## run A
Design Cfu, start of the top module:
module Cfu (
    input               cmd_valid,
    output              cmd_ready,
    input      [9:0]    cmd_payload_function_id,
    input      [31:0]   cmd_payload_inputs_0,
    input      [31:0]   cmd_payload_inputs_1,
    output reg          rsp_valid,
    input               rsp_ready,
    output reg [31:0]   rsp_payload_outputs_0,
    input               reset,
    input               clk
);
For scale: ~1500 cells after synthesis, ~33 flip-flops, ~14000 µm² of cells after synthesis.
Settings: LEC_CHECK=0, CAP_MARGIN=20, CORE_ASPECT_RATIO=1.26, CORE_MARGIN=2, CORE_UTILIZATION=26, GPL_ROUTABILITY_DRIVEN=0, PLACE_DENSITY=0.82, SETUP_SLACK_MARGIN=-1.13, SLEW_MARGIN=5, TNS_END_PERCENT=15; clock period 12.0 ns.
run.sh (not shown) runs the stock make flow with config.mk's settings and CLKGATE_MAP_FILE=.
Run A: done, clean on timing, DRC and antenna
The following lists how run B was set up differently from run A:
# run A
export LEC_CHECK = 0
export CAP_MARGIN = 20
export CORE_ASPECT_RATIO = 1.26
export CORE_MARGIN = 2
export CORE_UTILIZATION = 26
export GPL_ROUTABILITY_DRIVEN = 0
export PLACE_DENSITY = 0.82
export SETUP_SLACK_MARGIN = -1.13
export SLEW_MARGIN = 5
export TNS_END_PERCENT = 15
create_clock -name core_clock -period 12.0 [get_ports {clk}]
# run B
export LEC_CHECK = 0
export CAP_MARGIN = 20
export CORE_MARGIN = 2
export CORE_UTILIZATION = 40
export GPL_TIMING_DRIVEN = 0
export HOLD_SLACK_MARGIN = 0.23
export MAX_ROUTING_LAYER = met4
export SLEW_MARGIN = 20
create_clock -name core_clock -period 12.0 [get_ports {clk}]
Notes after the runs:
- Run B ended with every stage complete and zero timing, DRC or antenna violations.
- Worst stage delay on the critical path, run B and run A: smaller value in run A
- Uppermost metal layer occupied by signal nets: met4 -> run B, met5 -> run A
- Post-synthesis to final-layout area growth: run B vs run A down 1.8 points
- Diff run A -> run B | global routing usage summed across all routing layers | increase of 6.6 points
- Run A ended up with more cell instances than run B did.
Edits applied to the flow inputs when going from run B to run C:
# run B
export LEC_CHECK = 0
export CAP_MARGIN = 20
export CORE_MARGIN = 2
export CORE_UTILIZATION = 40
export GPL_TIMING_DRIVEN = 0
export HOLD_SLACK_MARGIN = 0.23
export MAX_ROUTING_LAYER = met4
export SLEW_MARGIN = 20
create_clock -name core_clock -period 12.0 [get_ports {clk}]
# run C
export LEC_CHECK = 0
export CAP_MARGIN = 20
export CORE_ASPECT_RATIO = 1.26
export CORE_MARGIN = 2
export CORE_UTILIZATION = 40
export SETUP_SLACK_MARGIN = -1.13
export SLEW_MARGIN = 20
export TNS_END_PERCENT = 15
create_clock -name core_clock -period 12.0 [get_ports {clk}]
--- outcome ---
- Run C ran to completion and came out clean on the timing, DRC and antenna checks.
- Summary of run C over run B: non-clock buffer count has increased; die area did not really move.

---

Starting RTL as in the previous note.
Settings: LEC_CHECK=0, CAP_MARGIN=20, CORE_MARGIN=2, CORE_UTILIZATION=72, CTS_CLUSTER_DIAMETER=388, CTS_CLUSTER_SIZE=10, HOLD_SLACK_MARGIN=0.3, PLACE_DENSITY=0.36, SLEW_MARGIN=20; clock period 5.45 ns.
The starting point never finished: it broke off in global routing (5_1_grt).
Edit:
- CORE_UTILIZATION: 72 -> 42
- CTS_CLUSTER_DIAMETER: 388 -> not set
- CTS_CLUSTER_SIZE: 10 -> not set
- HOLD_SLACK_MARGIN: 0.3 -> not set
- MAX_ROUTING_LAYER: not set -> met4
- PLACE_DENSITY: 0.36 -> not set
- clock period: 5.45 -> 12.0 ns (I/O delays scaled with it)
Now the flow produced a clean layout.
Die size increases by 69%.
Area after synthesis does not change.
Synthesized cell count is unchanged.
Edit:
- CORE_ASPECT_RATIO: not set -> 0.5
- CORE_UTILIZATION: 42 -> 65
- MAX_ROUTING_LAYER: met4 -> not set
- PLACE_DENSITY_LB_ADDON: not set -> 0.29
Effect: Clock-buffer cell count does not change; die size shrinks by a quarter to a third; utilization grows by 26 points; wire length grows by a few percent; worst hold slack is about the same; sequential share of layout area is about the same; synthesized cell count does not change; first-iteration DRC count grows by a quarter to a third; via count grows by a few percent; global-route usage grows by 11 points.
Edit:
- CELL_PAD_IN_SITES_DETAIL_PLACEMENT: not set -> 1
- CORE_ASPECT_RATIO: 0.5 -> not set
- CORE_UTILIZATION: 65 -> 22
- CTS_CLUSTER_SIZE: not set -> 98
- GPL_TIMING_DRIVEN: not set -> 1
- HOLD_SLACK_MARGIN: not set -> 0.23
- MAX_ROUTING_LAYER: not set -> met5
- MIN_ROUTING_LAYER: not set -> met2
- PLACE_DENSITY_LB_ADDON: 0.29 -> not set
Result:
- die size grows to 2.9 times its value
- final area rose by 5.4%
- hold slack is better by 14 ps
- synthesized cell count stays the same
- worst setup slack is better by 48 ps
- register-to-register slack improved by 50 ps
- core utilization falls by 48 points
- clock-buffer cell count is unchanged
Edit:
- CELL_PAD_IN_SITES_DETAIL_PLACEMENT: 1 -> 2
- CORE_UTILIZATION: 22 -> 58
- CTS_CLUSTER_SIZE: 98 -> not set
- GPL_TIMING_DRIVEN: 1 -> 0
- MIN_ROUTING_LAYER: met2 -> not set
Effect: The changed run never finished: it broke off in detailed placement (3_5_place_dp) (DPL-0033); die area falls by well over a third; synthesized cell count does not change; synthesized area is unchanged.

---

The RTL this note starts from:
==> flow/design.v <==
module Cfu (
    input               cmd_valid,
    output              cmd_ready,
    input      [9:0]    cmd_payload_function_id,
    input      [31:0]   cmd_payload_inputs_0,
    input      [31:0]   cmd_payload_inputs_1,
    output reg          rsp_valid,
    input               rsp_ready,
    output reg [31:0]   rsp_payload_outputs_0,
    input               reset,
    input               clk
);
    wire signed [15:0] prod_0, prod_1, prod_2, prod_3;
    assign prod_0 = ($signed(cmd_payload_inputs_0[7:0])) * $signed(cmd_payload_inputs_1[7:0]);
    assign prod_1 = ($signed(cmd_payload_inputs_0[15:8])) * $signed(cmd_payload_inputs_1[15:8]);
    assign prod_2 = ($signed(cmd_payload_inputs_0[23:16])) * $signed(cmd_payload_inputs_1[23:16]);
    assign prod_3 = ($signed(cmd_payload_inputs_0[31:24])) * $signed(cmd_payload_inputs_1[31:24]);
    wire signed [31:0] sum_prods;
    assign sum_prods = prod_0 + prod_1 + prod_2 + prod_3;
    assign cmd_ready = ~rsp_valid;   
    always @(posedge clk) begin
        if (reset) begin
            rsp_payload_outputs_0 <= 32'b0;
            rsp_valid <= 1'b0;
        end else if (rsp_valid) begin
                rsp_valid <= ~rsp_ready;
            end else if (cmd_valid) begin
                    rsp_valid <= 1'b1;
                    rsp_payload_outputs_0 <= |cmd_payload_function_id[9:3]
                        ? 32'b0
                        : rsp_payload_outputs_0 + sum_prods;
                end
            end
endmodule
Settings: LEC_CHECK=0, CAP_MARGIN=20, CORE_MARGIN=5, CORE_UTILIZATION=17, CTS_CLUSTER_DIAMETER=222, GPL_ROUTABILITY_DRIVEN=0, MAX_ROUTING_LAYER=met5, MIN_ROUTING_LAYER=met1, PLACE_DENSITY_LB_ADDON=0.15, SLEW_MARGIN=40; clock period 19.3 ns.
Then changed:
--- a/flow/config.mk
+++ b/flow/config.mk
@@ -9,4 +9,5 @@
-export CORE_MARGIN = 5
-export CORE_UTILIZATION = 17
-export CTS_CLUSTER_DIAMETER = 222
-export GPL_ROUTABILITY_DRIVEN = 0
+export CORE_MARGIN = 2
+export CORE_UTILIZATION = 72
+export CTS_CLUSTER_DIAMETER = 28
+export CTS_CLUSTER_SIZE = 25
+export GPL_ROUTABILITY_DRIVEN = 1
@@ -15 +16,2 @@
-export PLACE_DENSITY_LB_ADDON = 0.15
+export PLACE_DENSITY_LB_ADDON = 0.24
+export SETUP_SLACK_MARGIN = 1.35
==> flow/constraint.sdc (replaced) <==
create_clock -name core_clock -period 10.7 [get_ports {clk}]
set_input_delay 2.1400 -clock core_clock [delete_from_list [all_inputs] [get_ports {clk}]]
set_output_delay 2.1400 -clock core_clock [all_outputs]
set_load 0.01 [all_outputs]
Result:
- This time the run did not get past 5_1_grt (GRT-0232)
- synthesized cell count stays the same
- area after synthesis is unchanged
- die area decreases by 77%
Then changed:
==> flow/config.mk (replaced) <==
export PLATFORM = sky130hd
export DESIGN_NAME = Cfu
export DESIGN_NICKNAME = Cfu
export VERILOG_FILES = /design/flow/design.v
export SDC_FILE = /design/flow/constraint.sdc
export NUM_CORES = 4
export LEC_CHECK = 0
export CAP_MARGIN = 20
export CORE_MARGIN = 2
export CORE_UTILIZATION = 63
export SLEW_MARGIN = 20
==> flow/constraint.sdc (replaced) <==
create_clock -name core_clock -period 9.19 [get_ports {clk}]
set_input_delay 1.8380 -clock core_clock [delete_from_list [all_inputs] [get_ports {clk}]]
set_output_delay 1.8380 -clock core_clock [all_outputs]
set_load 0.01 [all_outputs]
After rerunning:
- This time the run reached the layout checks and failed them: negative setup slack
- die size went up by roughly a tenth
- synthesized area does not change
- synthesized cell count stays the same
Then changed:
--- a/flow/config.mk
+++ b/flow/config.mk
@@ -10 +10,3 @@
-export CORE_UTILIZATION = 63
+export CORE_UTILIZATION = 71
+export CTS_CLUSTER_SIZE = 68
+export PLACE_DENSITY_LB_ADDON = 0.24
==> flow/constraint.sdc (replaced) <==
create_clock -name core_clock -period 9.92 [get_ports {clk}]
set_input_delay 1.9840 -clock core_clock [delete_from_list [all_inputs] [get_ports {clk}]]
set_output_delay 1.9840 -clock core_clock [all_outputs]
set_load 0.01 [all_outputs]
The new run stopped in 5_1_grt, error ODB-0269.
Synthesized area stays the same.
Synthesized cell count does not change.
Die size is lower by 11%.
Then changed:
--- a/flow/config.mk
+++ b/flow/config.mk
@@ -10,3 +10 @@
-export CORE_UTILIZATION = 71
-export CTS_CLUSTER_SIZE = 68
-export PLACE_DENSITY_LB_ADDON = 0.24
+export CORE_UTILIZATION = 40
==> flow/constraint.sdc (replaced) <==
create_clock -name core_clock -period 11.6 [get_ports {clk}]
set_input_delay 2.3200 -clock core_clock [delete_from_list [all_inputs] [get_ports {clk}]]
set_output_delay 2.3200 -clock core_clock [all_outputs]
set_load 0.01 [all_outputs]
After rerunning: With this change the flow completed with no timing, DRC or antenna violations. Synthesized area stays the same. Die size grows by 75%. Synthesized cell count does not change.

---

Starts from the design.v that is shown in full above.
export LEC_CHECK = 0
export CAP_MARGIN = 20
export CORE_MARGIN = 2
export CORE_UTILIZATION = 66
export CTS_CLUSTER_DIAMETER = 27
export SLEW_MARGIN = 20
create_clock -name core_clock -period 9.96 [get_ports {clk}]
The first run finished but failed the layout checks on setup timing.
==> next run, changes <==
--- a/flow/config.mk
+++ b/flow/config.mk
@@ -9,4 +9,3 @@
 export CORE_MARGIN = 2
-export CORE_UTILIZATION = 66
-export CTS_CLUSTER_DIAMETER = 27
+export CORE_UTILIZATION = 40
 export SLEW_MARGIN = 20
==> flow/constraint.sdc (replaced) <==
create_clock -name core_clock -period 12.0 [get_ports {clk}]
set_input_delay 2.4000 -clock core_clock [delete_from_list [all_inputs] [get_ports {clk}]]
set_output_delay 2.4000 -clock core_clock [all_outputs]
set_load 0.01 [all_outputs]
After rerunning: Now the flow completed with no timing, DRC or antenna violations. Routed wire length came out lower by about a fifth. Cell area came out lower by roughly a tenth.
==> next run, changes <==
--- a/flow/config.mk
+++ b/flow/config.mk
@@ -9,3 +9,6 @@
 export CORE_MARGIN = 2
-export CORE_UTILIZATION = 40
+export CORE_UTILIZATION = 25
+export CTS_CLUSTER_DIAMETER = 292
+export CTS_CLUSTER_SIZE = 99
+export PLACE_DENSITY = 0.88
 export SLEW_MARGIN = 20
What happened: The changed run completed without violations; count of clock-buffer cells in the layout decreases by 2; routed wire length goes up by 8.2%; non-clock buffer count is unchanged; synthesized cell count stays the same; synthesized area stays the same; via count rises by 4.4%; worst setup slack gets worse by 0.037 ns.
==> next run, changes <==
--- a/flow/config.mk
+++ b/flow/config.mk
@@ -7,3 +7,4 @@
 export LEC_CHECK = 0
-export CAP_MARGIN = 20
+export CAP_MARGIN = 0
+export CORE_ASPECT_RATIO = 0.5
 export CORE_MARGIN = 2
@@ -12,3 +13,4 @@
 export CTS_CLUSTER_SIZE = 99
-export PLACE_DENSITY = 0.88
+export PLACE_DENSITY = 0.81
+export SETUP_SLACK_MARGIN = -0.58
 export SLEW_MARGIN = 20
Outcome: The new run finished clean; register-to-register slack gets worse by 0.06 ns; synthesized cell count stays the same; global-route usage drops by 0.81 points; hold slack gets better by 0.0086 ns; maximum frequency drops slightly.
==> next run, changes <==
--- a/flow/config.mk
+++ b/flow/config.mk
@@ -10,6 +10,6 @@
 export CORE_MARGIN = 2
-export CORE_UTILIZATION = 25
+export CORE_UTILIZATION = 68
 export CTS_CLUSTER_DIAMETER = 292
 export CTS_CLUSTER_SIZE = 99
-export PLACE_DENSITY = 0.81
+export PLACE_DENSITY_LB_ADDON = 0.3
 export SETUP_SLACK_MARGIN = -0.58
Critical path depth goes up by 7.
Core utilization came out higher by 48 points.
Setup slack got worse by 0.041 ns.
Via count went up by about 0.3%.
Cell area falls by about 4.7%.
Global-route usage grows by 21 points.
==> next run, changes <==
==> flow/config.mk (replaced) <==
export PLATFORM = sky130hd
export DESIGN_NAME = Cfu
export DESIGN_NICKNAME = Cfu
export VERILOG_FILES = /design/flow/design.v
export SDC_FILE = /design/flow/constraint.sdc
export NUM_CORES = 4
export LEC_CHECK = 0
export ABC_AREA = 1
export CAP_MARGIN = 20
export CELL_PAD_IN_SITES_DETAIL_PLACEMENT = 2
export CORE_MARGIN = 2
export CORE_UTILIZATION = 44
export MAX_ROUTING_LAYER = met5
export SETUP_SLACK_MARGIN = -0.59
export SLEW_MARGIN = 20
export TNS_END_PERCENT = 85
This time the run produced a layout that fails on setup timing.
Via count rose by 32%.
Non-clock buffer count rose by 2.
Synthesized cell count rose by 32%.
Wire length rose by 120%.

---

RTL: the design.v shown in full above, as it stands there.
clock: 9.86 ns
lec_check: 0
cap_margin: 20
core_margin: 2
core_utilization: 71
cts_cluster_size: 37
hold_slack_margin: -0.08
setup_slack_margin: 1.19
slew_margin: 20
tns_end_percent: 5
The baseline completed, yet does not pass: setup timing.
Rerun with:
- CTS_CLUSTER_DIAMETER: unset -> 27
- CTS_CLUSTER_SIZE: 37 -> unset
- HOLD_SLACK_MARGIN: -0.08 -> unset
- PLACE_DENSITY_LB_ADDON: unset -> 0.24
- SETUP_SLACK_MARGIN: 1.19 -> unset
- clock period: 9.86 -> 9.96 ns (I/O delays scaled with it)
After rerunning:
- The new run completed, yet does not pass: setup timing
- setup slack got worse by 92 ps
- wire length decreases by 3.0%
- die area is unchanged
- global-route usage is higher by 2.2 points
- synthesized cell count is unchanged
- non-clock buffer count came out lower by 16
- worst hold slack hardly moves
- final area drops by 1.9%
- critical path depth goes down by 1
Rerun with:
- CORE_UTILIZATION: 71 -> 72
- HOLD_SLACK_MARGIN: unset -> -0.1
- PLACE_DENSITY_LB_ADDON: 0.24 -> unset
- clock period: 9.96 -> 9.86 ns (I/O delays scaled with it)
The changed run finished but fails on setup timing.
Sequential share of layout area is about the same.
Register-to-register slack got worse by 40 ps.
Design area decreases by 0.92%.
Global-route usage decreases by 3.5 points.
Count of clock-buffer cells in the layout decreases by 1.
Rerun with:
- CTS_CLUSTER_SIZE: unset -> 24
- HOLD_SLACK_MARGIN: -0.1 -> unset
- PLACE_DENSITY_LB_ADDON: unset -> 0.19
- TNS_END_PERCENT: 5 -> unset
Effect: The changed run finished with setup timing left. Cell count increases by 0.74%. Sequential cell count does not change. Routed wire length increases by 43%.
Rerun with:
- CORE_UTILIZATION: 72 -> 41
- CTS_CLUSTER_DIAMETER: 27 -> unset
- CTS_CLUSTER_SIZE: 24 -> unset
- PLACE_DENSITY_LB_ADDON: 0.19 -> unset
- clock period: 9.86 -> 11.6 ns (I/O delays scaled with it)
Effect: Now the flow finished with timing, DRC and antenna clean. Wire length shrinks by well over a third. Design area shrinks by roughly a tenth. Global-route usage shrinks by 29 points.
Rerun with:
- CORE_UTILIZATION: 41 -> 72
- CTS_CLUSTER_SIZE: unset -> 13
- PLACE_DENSITY_LB_ADDON: unset -> 0.25
- clock period: 11.6 -> 9.19 ns (I/O delays scaled with it)
With this change the flow died in 5_1_grt.
Synthesized cell count stays the same.
Area after synthesis stays the same.
Die area is lower by well over a third.
